Setup of build 93:
Design ALU, start of the top module:
module ALU #(parameter w = 8) (
    clk, rst, CE, IN_valid, MODE, CMD, OPA, OPB, Cin,
    ERR, RES, OF, COUT, G, L, E);
make LEC_CHECK=0 ABC_AREA=1 CAP_MARGIN=20 CORE_MARGIN=2 CORE_UTILIZATION=72 CTS_CLUSTER_DIAMETER=370 CTS_CLUSTER_SIZE=10 PLACE_DENSITY=0.42 SETUP_SLACK_MARGIN=0.87 SLEW_MARGIN=20 TNS_END_PERCENT=5 finish   # period 2.96 ns
run.sh (not shown) runs the stock make flow with config.mk's settings and CLKGATE_MAP_FILE=.
FAIL build 93 @ global routing: tool exited with error
--- input diff build 93..build 65 ---
- CTS_CLUSTER_SIZE: 10 -> unset
- PLACE_DENSITY: 0.42 -> unset
- ABC_AREA: 1 -> unset
- TNS_END_PERCENT: 5 -> unset
- SETUP_SLACK_MARGIN: 0.87 -> unset
Build 65: it failed during clock tree synthesis, and the tool reported DPL-0038. NOTE total cell area reported by yosys after synthesis build 93->build 65 decreased by a few percent. Across both runs, vertical extent of the die was lower for build 65 than for build 93. Relative to build 93, the synthesized area measured on build 65 has decreased by a few percent. Summary of build 65 over build 93: instance area at placement moved up; die area moved down; placer's final routability congestion estimate moved up; average size of a mapped cell moved up. Row synthesized cell count: build 65 lower / build 93 higher. Taking build 93 as the reference point, the core box area of build 65 falls by about 4.5%.
### build 65 -> build 20
- CTS_CLUSTER_DIAMETER: 370 -> unset
- CORE_UTILIZATION: 72 -> 40
- the clock period (ns, I/O delays scaled along): 2.96 -> 6.0
Results
- Build 20 | status: complete | timing, DRC, antenna: pass
- From build 65 to build 20, netlist area before placement did not move at all.
- Build 65 → build 20: height of the die now larger; simple-gate share of the synthesized area comparable; minimum setup slack after placement now larger; horizontal die dimension now larger.
- Build 65 → build 20: multiplexer share of the synthesized area ~0 delta, half-perimeter wire length of the detailed placement result now smaller, total placed instance area lost 11%, die size up 13000 um2.
- Build 20 against build 65; number of placement rows is up by more than a quarter.
Relative to build 20, the following input files were edited for build 4:
- CORE_UTILIZATION: 40 -> 23
- CORE_MARGIN: 2 -> 8
- CORE_ASPECT_RATIO: unset -> 0.5
- CTS_CLUSTER_DIAMETER: unset -> 332
- CTS_CLUSTER_SIZE: unset -> 98
- TNS_END_PERCENT: unset -> 10
- CELL_PAD_IN_SITES_GLOBAL_PLACEMENT: unset -> 3
- PLACE_DENSITY: unset -> 0.35
Results
- According to the power report, total power for build 4 is higher than for build 20.
- Build 4 reports its most used routing layer as met1 while build 20 reports met2.
- Build 4 vs. build 20: worst hold slack shows no meaningful change, utilization shows a reduction of 18 points, final wirelength shows an increase of 17000 um.
- Build 4 reached the final stage; the timing, DRC and antenna checks on its layout passed.
- Relative area change from synthesis to final layout: build 4 vs build 20 up 6.9 points
- Build 4 and build 20 ended up with nearly the same complex-gate fraction of the synthesized area.
- Relative to build 20, the final net count measured on build 4 has increased by a few percent.
- Between build 20 and build 4, the flow reports via count increasing slightly.
- In the flow results for build 4 and build 20, the number of resized instances in the post-cts repair step is smaller on build 20.

---

ALU again, from the RTL that the note above started with.
export LEC_CHECK = 0
export ABC_AREA = 1
export CAP_MARGIN = 25
export CELL_PAD_IN_SITES_DETAIL_PLACEMENT = 0
export CORE_MARGIN = 2
export CORE_UTILIZATION = 72
export CTS_CLUSTER_DIAMETER = 330
export CTS_CLUSTER_SIZE = 85
export HOLD_SLACK_MARGIN = 0.3
export PLACE_DENSITY = 0.67
export SETUP_SLACK_MARGIN = -0.7
export SLEW_MARGIN = 20
create_clock -name core_clock -period 4.12 [get_ports {clk}]
The baseline ended with an error in global routing (GRT-0232).
==> next run, changes <==
- ABC_AREA: 1 -> unset
- CORE_UTILIZATION: 72 -> 66
- CTS_CLUSTER_DIAMETER: 330 -> unset
- CTS_CLUSTER_SIZE: 85 -> unset
- HOLD_SLACK_MARGIN: 0.3 -> unset
- PLACE_DENSITY: 0.67 -> unset
- SETUP_SLACK_MARGIN: -0.7 -> -0.12
- clock period: 4.12 -> 5.23 ns (I/O delays scaled with it)
The changed run completed, yet does not pass: setup timing.
Synthesized cell count shrinks by about 20%.
Die area grows by about 4%.
Area after synthesis shrinks by about 4.5%.
==> next run, changes <==
- CAP_MARGIN: 25 -> 20
- CELL_PAD_IN_SITES_DETAIL_PLACEMENT: 0 -> unset
- CORE_UTILIZATION: 66 -> 39
- SETUP_SLACK_MARGIN: -0.12 -> unset
- clock period: 5.23 -> 5.79 ns (I/O delays scaled with it)
Outcome: The new run finished clean; global-route usage went down by 21 points; wire length went down by 4.4%; sequential share of layout area increases by 0.65 points; flip-flop count stays the same; setup slack improves by 520 ps; power falls by 21%; design area is lower by 5.9%; area after synthesis is unchanged; worst hold slack hardly moves.

---

ALU again, from the RTL that the note above started with.
==> flow/design.v (excerpt) <==
module ALU #(parameter w = 8) (
    clk, rst, CE, IN_valid, MODE, CMD, OPA, OPB, Cin,
    ERR, RES, OF, COUT, G, L, E);
clock: 3.26 ns
lec_check: 0
abc_area: 0
cap_margin: 20
cell_pad_in_sites_detail_placement: 2
core_aspect_ratio: 1.4
core_margin: 2
core_utilization: 48
cts_cluster_diameter: 273
place_density_lb_addon: 0.25
setup_slack_margin: -0.03
slew_margin: 20
tns_end_percent: 35
The baseline failed in detailed placement (3_5_place_dp) (DPL-0033).
Change:
ABC_AREA = default   (was 0)
CELL_PAD_IN_SITES_DETAIL_PLACEMENT = default   (was 2)
CORE_ASPECT_RATIO = 0.74   (was 1.4)
CORE_UTILIZATION = 72   (was 48)
CTS_CLUSTER_DIAMETER = default   (was 273)
CTS_CLUSTER_SIZE = 98   (was default)
PLACE_DENSITY = 0.36   (was default)
PLACE_DENSITY_LB_ADDON = default   (was 0.25)
SETUP_SLACK_MARGIN = default   (was -0.03)
TNS_END_PERCENT = default   (was 35)
clock period = 5.81 ns   (was 3.26 ns; I/O delays follow)
Outcome: Now the flow ran to the end with no violations; die area decreases by a quarter to a third; synthesized cell count stays the same; synthesized area is unchanged.

---

Starting RTL as in the previous note.
export LEC_CHECK = 0
export CAP_MARGIN = 25
export CELL_PAD_IN_SITES_DETAIL_PLACEMENT = 0
export CORE_MARGIN = 2
export CORE_UTILIZATION = 60
export SETUP_SLACK_MARGIN = 0.7
export SLEW_MARGIN = 20
create_clock -name core_clock -period 4.96 [get_ports {clk}]
The baseline produced a layout that fails on setup timing.
==> next run, changes <==
- ABC_AREA: not set -> 1
- CAP_MARGIN: 25 -> 20
- CELL_PAD_IN_SITES_DETAIL_PLACEMENT: 0 -> not set
- CORE_UTILIZATION: 60 -> 67
- SETUP_SLACK_MARGIN: 0.7 -> not set
- clock period: 4.96 -> 9.05 ns (I/O delays scaled with it)
Result:
- Now the flow produced a clean layout
- routed wire length decreases by 5.2%
- cell count increases by 7.9%
- cell area decreases by 11%
- die area decreases by 6.0%
- via count increases by 2.8%
- worst setup slack improves by 3.1 ns
- core utilization decreases by 3.1 points
- non-clock buffer count decreases by 175
==> next run, changes <==
- ABC_AREA: 1 -> not set
- CORE_UTILIZATION: 67 -> 72
- CTS_CLUSTER_DIAMETER: not set -> 28
- CTS_CLUSTER_SIZE: not set -> 47
- PLACE_DENSITY_LB_ADDON: not set -> 0.0
- clock period: 9.05 -> 4.77 ns (I/O delays scaled with it)
Result:
- With this change the flow stopped in global routing
- die size decreases by 11%
- synthesized cell count came out lower by 19%
- synthesized area shrinks by about 4.5%
==> next run, changes <==
- CORE_UTILIZATION: 72 -> 69
- CTS_CLUSTER_DIAMETER: 28 -> 36
- CTS_CLUSTER_SIZE: 47 -> not set
- PLACE_DENSITY_LB_ADDON: 0.0 -> not set
- SETUP_SLACK_MARGIN: not set -> -0.29
- clock period: 4.77 -> 4.85 ns (I/O delays scaled with it)
After rerunning:
- The new run finished but fails on setup timing
- die size grows by 4.2%
- synthesized cell count stays the same
- area after synthesis is unchanged
==> next run, changes <==
- CORE_UTILIZATION: 69 -> 40
- CTS_CLUSTER_DIAMETER: 36 -> 357
- HOLD_SLACK_MARGIN: not set -> 0.13
- MAX_ROUTING_LAYER: not set -> met4
- SETUP_SLACK_MARGIN: -0.29 -> not set
- clock period: 4.85 -> 6.0 ns (I/O delays scaled with it)
Result: The changed run finished with timing, DRC and antenna clean. Via count shrinks by 14%. Total power shrinks by about 36%. Maximum frequency shrinks by about 2%.
==> next run, changes <==
- CORE_ASPECT_RATIO: not set -> 1.45
- CORE_UTILIZATION: 40 -> 38
- CTS_CLUSTER_DIAMETER: 357 -> not set
- GPL_ROUTABILITY_DRIVEN: not set -> 0
- GPL_TIMING_DRIVEN: not set -> 1
- HOLD_SLACK_MARGIN: 0.13 -> not set
- clock period: 6.0 -> 5.06 ns (I/O delays scaled with it)
Outcome:
- This time the run reached the layout checks and failed them: setup timing
- first-iteration DRC count rose by about a fifth
- hold slack gets worse by 0.0083 ns
- maximum frequency rose by a little under a tenth
- clock skew rose by 0.0093 ns
- flip-flop count is unchanged
- count of clock-buffer cells in the layout does not change

---

Starting RTL as in the previous note.
Design ALU, start of the top module:
module ALU #(parameter w = 8) (
    clk, rst, CE, IN_valid, MODE, CMD, OPA, OPB, Cin,
    ERR, RES, OF, COUT, G, L, E);
Settings: LEC_CHECK=0, CAP_MARGIN=25, CELL_PAD_IN_SITES_DETAIL_PLACEMENT=0, CORE_MARGIN=2, CORE_UTILIZATION=56, SETUP_SLACK_MARGIN=0.7, SLEW_MARGIN=20; clock period 4.96 ns.
The first run finished with setup timing left.
Change:
Settings changed: CORE_UTILIZATION 56 to 65, CTS_CLUSTER_DIAMETER from default to 26.
Clock period 4.96 ns to 5.86 ns, I/O delays scaled along.
Effect: The changed run completed without violations. Final area drops by 5.1%. Die area drops by 13%. Setup slack improved by 750 ps. Via count grows by 3.6%. Routed wire length increases by 1.8%. Clock skew came out higher by 12 ps. Non-clock buffer count is lower by 91. Power fell by 23%.

---

## job 6553
Starting RTL as in the previous note.
make LEC_CHECK=0 ABC_AREA=1 CAP_MARGIN=20 CORE_ASPECT_RATIO=0.5 CORE_MARGIN=2 CORE_UTILIZATION=72 CTS_CLUSTER_DIAMETER=370 CTS_CLUSTER_SIZE=10 PLACE_DENSITY=0.42 SETUP_SLACK_MARGIN=0.87 SLEW_MARGIN=20 TNS_END_PERCENT=50 finish   # period 2.96 ns
Stage in which a tool error killed job 6553: global routing (5_1_grt).
The inputs of job 9852 differ from those of job 6553 as listed below.
--- a/flow/config.mk
+++ b/flow/config.mk
@@ -10 +9,0 @@
-export CORE_ASPECT_RATIO = 0.5
@@ -14 +12,0 @@
-export CTS_CLUSTER_SIZE = 10
@@ -18 +15,0 @@
-export TNS_END_PERCENT = 50
==> results <==
Reported for job 9852 and job 6553, count of input and output buffers turned out identical to the last digit. Relative to job 6553, overall die height has increased by about 40% in job 9852. Chip area from the yosys synthesis statistics: job 6553 vs job 9852 identical. On post-synth design cell area, job 6553 tracks job 9852 almost exactly. Of the runs job 9852 and job 6553, none of them finished clean. Job 6553 is listed as incomplete: the tool reported an error in global routing (5_1_grt) and the run ended there. Job 9852 is listed as incomplete: the tool reported an error in clock tree synthesis (4_1_cts) and the run ended there. From job 6553 to job 9852, yosys cell count did not move at all. Compared with job 6553, in job 9852 global placer's final weighted congestion +about 1.9%; half-perimeter wire length after placement -250 µm; chip footprint -about 0.35%; instance area at placement ~0 delta; number of rows in the core area +14. Job 9852: setup slack after placement is 0.033 ns lower than what job 6553 reported.
## Diff of input files: job 720 against job 9852
--- a/flow/config.mk
+++ b/flow/config.mk
@@ -8 +7,0 @@
-export ABC_AREA = 1
@@ -11,4 +10 @@
-export CORE_UTILIZATION = 72
-export CTS_CLUSTER_DIAMETER = 370
-export PLACE_DENSITY = 0.42
-export SETUP_SLACK_MARGIN = 0.87
+export CORE_UTILIZATION = 40
==> flow/constraint.sdc <==
create_clock -name core_clock -period 5.79 [get_ports {clk}]
set_input_delay 1.1580 -clock core_clock [delete_from_list [all_inputs] [get_ports {clk}]]
set_output_delay 1.1580 -clock core_clock [all_outputs]
set_load 0.01 [all_outputs]
Findings:
- Job 720: flow completed, timing, DRC and antenna clean
- Summary: with job 9852 as the reference, estimated wirelength of the detail-placed design in job 720 moved down by more than 10%.
- The lower total die size of job 9852 and job 720 is in job 9852.
- Per the comparison of job 720 with job 9852, fraction of synthesized cell area in xor and xnor cells up 4.3 points; synthesized cell count down about 20%; last weighted congestion value of the routability-driven placer down 0.15; post-placement worst setup slack up 2.45 ns.
- Largest family of logic cells by area: adder cells -> job 720, simple AND/OR/NAND/NOR gates -> job 9852
### job 720 -> job 8848
--- a/flow/config.mk
+++ b/flow/config.mk
@@ -10 +10,4 @@
-export CORE_UTILIZATION = 40
+export CORE_UTILIZATION = 72
+export CTS_CLUSTER_SIZE = 31
+export PLACE_DENSITY = 0.67
+export SETUP_SLACK_MARGIN = -0.29
==> flow/constraint.sdc <==
create_clock -name core_clock -period 4.97 [get_ports {clk}]
set_input_delay 0.9940 -clock core_clock [delete_from_list [all_inputs] [get_ports {clk}]]
set_output_delay 0.9940 -clock core_clock [all_outputs]
set_load 0.01 [all_outputs]
==> results <==
Die area | job 8848 < job 720
Job 8848 ended up with a lower horizontal extent of the die than job 720 did.
Job 8848 did not finish: a tool error stopped it during global routing (5_1_grt).
Compared with job 720, in job 8848 post-CTS setup repair buffer count shows an increase of 24; number of hold buffers added after cts essentially unchanged; y dimension of the die decreased about 25%.

---

== job 101 ==
Starting RTL as in the previous note.
==> flow/config.mk <==
export PLATFORM = sky130hd
export DESIGN_NAME = ALU
export DESIGN_NICKNAME = ALU
export VERILOG_FILES = /design/flow/design.v
export SDC_FILE = /design/flow/constraint.sdc
export NUM_CORES = 4
export LEC_CHECK = 0
export CAP_MARGIN = 25
export CELL_PAD_IN_SITES_DETAIL_PLACEMENT = 0
export CORE_MARGIN = 7
export CORE_UTILIZATION = 44
export CTS_CLUSTER_DIAMETER = 389
export CTS_CLUSTER_SIZE = 98
export PLACE_DENSITY = 0.41
export SETUP_SLACK_MARGIN = -0.7
export SLEW_MARGIN = 20
export TNS_END_PERCENT = 15
==> flow/constraint.sdc <==
create_clock -name core_clock -period 7.44 [get_ports {clk}]
set_input_delay 1.4880 -clock core_clock [delete_from_list [all_inputs] [get_ports {clk}]]
set_output_delay 1.4880 -clock core_clock [all_outputs]
set_load 0.01 [all_outputs]
### job 101 -> job 102
Settings: CTS_CLUSTER_DIAMETER removed (was 389); CORE_MARGIN changed from 7 to 2; CORE_UTILIZATION changed from 44 to 8; PLACE_DENSITY removed (was 0.41); SETUP_SLACK_MARGIN removed (was -0.7); CTS_CLUSTER_SIZE removed (was 98); TNS_END_PERCENT removed (was 15); CAP_MARGIN changed from 25 to 20; CELL_PAD_IN_SITES_DETAIL_PLACEMENT removed (was 0); the clock period (ns, I/O delays scaled along) changed from 7.44 to 8.14.
==> results <==
- Compared with job 101, in job 102 post-layout period usage of the worst path now sits lower; number of non-clock inverters in the layout now sits at about the same level; power per cell area now sits lower; die area now sits higher.
- Job 101 -> job 102: number of register bits inferred by synthesis delta 0, exact match
- Diff job 101 and job 102: fmax higher in job 101
#### Input delta (job 103 over job 102)
Settings: SETUP_SLACK_MARGIN newly set to -0.29; CORE_UTILIZATION changed from 8 to 65; the clock period (ns, I/O delays scaled along) changed from 8.14 to 4.97.
## What came out
| job 103 | all stages done | FAIL | negative setup slack |
Diff job 102 -> job 103 | post-detailed-routing wire length | increase of about 1.1%
On cell area: between job 102 and job 103, it ends up lower for job 102.
In the metrics for job 102 and job 103, the one carrying the lower global routing usage summed across all routing layers is job 102.
In the flow results for job 102 and job 103, the combinational share of power is larger on job 103.
Compared with job 102, job 103 shows a lower sum of net half-perimeters after detailed placement.
Looking at worst setup path startpoint, the OPA_t[0] result is from job 102; the OPA_t[3] one comes from job 103.
Total placed cells including tap cells ended up 1533 lower on job 103 than on job 102.
Power and IR drop assume default switching activity.
